job 6170:
==> flow/design.v <==
module alu(
	output reg[16 - 1:0] 		data_out,
	output reg 						  		valid_out,
	output reg							  		cmd_out,
	input [16 - 1:0] 			data_in,
	input 							  			valid_in,
	input 							  			cmd_in,
	output reg 									 	amm_read,
	output reg[8 - 1:0] 		amm_address,
	input [8 - 1:0] 			amm_readdata,
	input 									 			amm_waitrequest,
	input[1:0] 							 			amm_response,
	input clk,
	input rst_n
	);
	localparam ST_READ_HEAD = 3'h0, ST_READ_PAYLOAD = 3'h1, ST_DECODE = 3'h2, ST_OP_CODE = 3'h3,
	           ST_ERROR = 3'h4, ST_SEND = 3'h5, ST_SEND2 = 3'h6;
	reg[7:0] date[63:0];
	reg      is_addr[63:0];
	reg[5:0] numar_val;
	reg[5:0] i;
	reg[3:0] operatie;
	reg[2:0] state;
	reg[11:0] rez;
	reg       err;
	wire[5:0] last = numar_val - 6'd1;
	wire[7:0] cur  = date[i];
	reg[11:0] rez_next;
	reg       op_err;
	always @(*) begin
		rez_next = rez;
		op_err   = 1'b0;
		case(operatie)
			4'd0: rez_next = rez + {4'h0, cur};
			4'd1: rez_next = (i == 6'd0) ? {4'h0, cur} : (rez & {4'h0, cur});
			4'd2: rez_next = rez | {4'h0, cur};
			4'd3: rez_next = rez ^ {4'h0, cur};
			4'd4: if(numar_val == 6'd1) rez_next = {4'h0, ~cur}; else op_err = 1'b1;
			4'd5: if(numar_val == 6'd1) rez_next = {4'h0, cur} + 12'd1; else op_err = 1'b1;
			4'd6: if(numar_val == 6'd1) rez_next = {4'h0, cur} - 12'd1; else op_err = 1'b1;
			4'd7: if(numar_val == 6'd1) rez_next = {4'h0, 8'd0 - cur}; else op_err = 1'b1;
			4'd8: if(numar_val == 6'd2) rez_next = {4'h0, date[0] >> date[1]}; else op_err = 1'b1;
			4'd9: if(numar_val == 6'd2) rez_next = {4'h0, date[0] << date[1]}; else op_err = 1'b1;
			default: op_err = 1'b1;
		endcase
	end
	always @(posedge clk) begin
		if(!rst_n) begin
			state     <= ST_READ_HEAD;
			valid_out <= 1'b0;
			cmd_out   <= 1'b0;
			data_out  <= 0;
			amm_read  <= 1'b0;
			amm_address <= 0;
			i         <= 0;
			numar_val <= 0;
			operatie  <= 0;
			rez       <= 0;
			err       <= 1'b0;
		end
		else begin
			case(state)
				ST_READ_HEAD: begin
					valid_out <= 1'b0;
					cmd_out   <= 1'b0;
					i         <= 0;
					err       <= 1'b0;
					if(valid_in && cmd_in) begin
						numar_val <= data_in[5:0];
						operatie  <= data_in[11:8];
						if(data_in[5:0] == 6'd0)
							state <= ST_ERROR;
						else
							state <= ST_READ_PAYLOAD;
					end
				end
				ST_READ_PAYLOAD: begin
					if(valid_in) begin
						date[i]    <= data_in[7:0];
						is_addr[i] <= data_in[8];
						i <= i + 6'd1;
						if(i == last) begin
							i     <= 0;
							state <= ST_DECODE;
						end
					end
				end
				ST_DECODE: begin  
					if(is_addr[i]) begin
						if(!amm_read) begin
							amm_read    <= 1'b1;
							amm_address <= cur;
						end
						else if(!amm_waitrequest) begin
							amm_read <= 1'b0;
							if(amm_response != 2'b00)
								state <= ST_ERROR;
							else begin
								date[i]    <= amm_readdata;
								is_addr[i] <= 1'b0;
								i <= i + 6'd1;
								if(i == last) begin
									i     <= 0;
									rez   <= 0;
									state <= ST_OP_CODE;
								end
							end
						end
					end
					else begin
						i <= i + 6'd1;
						if(i == last) begin
							i     <= 0;
							rez   <= 0;
							state <= ST_OP_CODE;
						end
					end
				end
				ST_OP_CODE: begin  
					rez <= rez_next;
					i   <= i + 6'd1;
					if(op_err)
						state <= ST_ERROR;
					else if(i == last)
						state <= ST_SEND;
				end
				ST_ERROR: begin
					rez   <= 12'hbad;
					err   <= 1'b1;
					state <= ST_SEND;
				end
				ST_SEND: begin
					data_out  <= {11'h0, err, operatie};
					valid_out <= 1'b1;
					cmd_out   <= 1'b1;
					state     <= ST_SEND2;
				end
				ST_SEND2: begin
					data_out <= {4'h0, rez};
					cmd_out  <= 1'b0;
					state    <= ST_READ_HEAD;
				end
				default: state <= ST_READ_HEAD;
			endcase
		end
	end
endmodule
Settings: LEC_CHECK=0, CAP_MARGIN=20, CELL_PAD_IN_SITES_DETAIL_PLACEMENT=0, CORE_ASPECT_RATIO=1.01, CORE_MARGIN=7, CORE_UTILIZATION=53, CTS_CLUSTER_SIZE=47, GPL_ROUTABILITY_DRIVEN=0, MAX_ROUTING_LAYER=met5, SLEW_MARGIN=0, TNS_END_PERCENT=35; clock period 5.0 ns.
run.sh (not shown) runs the stock make flow with config.mk's settings and CLKGATE_MAP_FILE=.
Job 6170 was carried through to the last stage, and its layout satisfied the timing, design-rule and antenna checks.
Changes in job 3949 relative to job 6170:
- changing CORE_UTILIZATION from 53 to 69
- removing CORE_ASPECT_RATIO (formerly 1.01)
- removing MAX_ROUTING_LAYER (formerly met5)
- removing GPL_ROUTABILITY_DRIVEN (formerly 0)
- changing SLEW_MARGIN from 0 to 20
- removing CELL_PAD_IN_SITES_DETAIL_PLACEMENT (formerly 0)
- removing CTS_CLUSTER_SIZE (formerly 47)
- setting ABC_AREA to 1 for the first time
- changing CORE_MARGIN from 7 to 2
- removing TNS_END_PERCENT (formerly 35)
- changing the clock period (ns, I/O delays scaled along) from 5.0 to 2.74
--- outcome ---
Every stage of job 3949 finished as expected; the final checks, on the other hand, flagged setup timing, which means the layout fails. Compared job 3949 vs job 6170, and setup slack after layout is down in job 3949. Job 6170 has lower share of the core filled with cells in the final layout than job 3949. Summary of job 3949 over job 6170: final clock period utilization by the worst path went up 32 points, CTS H-tree depth shows a reduction of 1, total wire length after detailed routing rose by about 8%.
Input-level comparison between job 4876 and job 3949:
- a deleted ABC_AREA that had been 1
- an added SETUP_SLACK_MARGIN of 0.9
- a change of CORE_UTILIZATION from 69 to 66
- a change of the clock period (ns, I/O delays scaled along) from 2.74 to 3.42
--- outcome ---
- Compared with job 3949, in job 4876 fraction of power consumed by sequential logic rose by 2.1 points; number of antenna violations at the first check in global routing rose by 3; instance tally after logic synthesis fell by 37%; synthesized area fell by about 2%; routed metal-1 wirelength rose by 6.1%.
- There was hardly any difference in combined flip-flop and latch cell area between job 3949 and job 4876.
- The layout from job 4876, despite a flow that completed every stage, fails the layout checks, with the failing checks listed as setup timing.
- First-pass GRT wire length in job 4876 is 1.1 mm above job 3949.
- Of the two values seen for worst setup path endpoint, rez[6] was produced by job 4876 and rez[10] by job 3949.
- Well tap count came out higher on job 4876 than on job 3949.
- Job 4876 against job 3949; number of multi-input combinational cells is down by more than a quarter.
Modified inputs, job 2467 compared to job 4876
- SETUP_SLACK_MARGIN: 0.9 -> unset
- CORE_UTILIZATION: 66 -> 38
- the clock period (ns, I/O delays scaled along): 3.42 -> 6.21
==> results <==
Taking job 4876 as 1.0, job 2467 lands at 0.48 on non-clock buffer count.
Compared with job 4876, job 2467 shows maximum frequency that has gone down by more than 10%.
Compared to job 4876, job 2467 has share of final layout cell area taken by non-clock buffers 5.6 points lower.
Job 2467 vs. job 4876: area of the die grew by about 70%, worst setup slack now larger, number of buffers added for setup after CTS lost 7, multi-input gate count went down 0.43%, final instance area lost about 7%.
Between job 4876 and job 2467, global-route usage decreased.
Job 2467: flow completed, timing, DRC and antenna clean
diff inputs: job 2467 => job 4066
- CORE_UTILIZATION now 40, was 38
- the clock period (ns, I/O delays scaled along) now 3.89, was 6.21
==> comparison <==
Finished, but not clean: job 4066, with setup timing.
In the reports for job 4066 and job 2467, the larger total number of tap cells belongs to job 2467.
Job 4066 vs. job 2467: maximum frequency from static timing analysis increased by 58 MHz relative to the old numbers; met3 layer wire length in the routed design increased by about 1.4% relative to the old numbers; top fanout value on the critical path decreased by 27 relative to the old numbers.
Job 4066 vs. job 2467: via count grew by 736; sequential power has increased; number of buffer and inverter stages on the critical path about even.
Diff job 4066..job 2467 | synthesized cell count | unchanged
The following lists how job 1192 was set up differently from job 4066:
- an added CTS_CLUSTER_SIZE of 95
- a change of CORE_UTILIZATION from 40 to 67
- a change of the clock period (ns, I/O delays scaled along) from 3.89 to 6.21
--- outcome ---
Looking at final worst clock skew, job 1192 sits 0.0040 ns lower than job 4066 does. Job 1192 has number of search-and-repair iterations in the first detailed-routing pass below what job 4066 had. Job 1192 ended up with a lower number of fill cells in the layout than job 4066 did. Compared with job 4066, job 1192 shows a higher sequential share of layout area. Comparing job 4066 and job 1192, the higher setup slack was measured on job 1192. [compare] base=job 4066 new=job 1192: total routing resource utilization after global routing grew by 12 points; number of global-route vias before repair went down. Post-synthesis to final-layout area growth (lower): job 1192. What the final checks of job 4066 revealed, after a flow that finished every stage, was a layout that fails on setup timing. Job 1192 reached the end of the flow, and the finished layout is clean on the timing, design-rule and antenna checks.
Power and IR drop assume default switching activity.
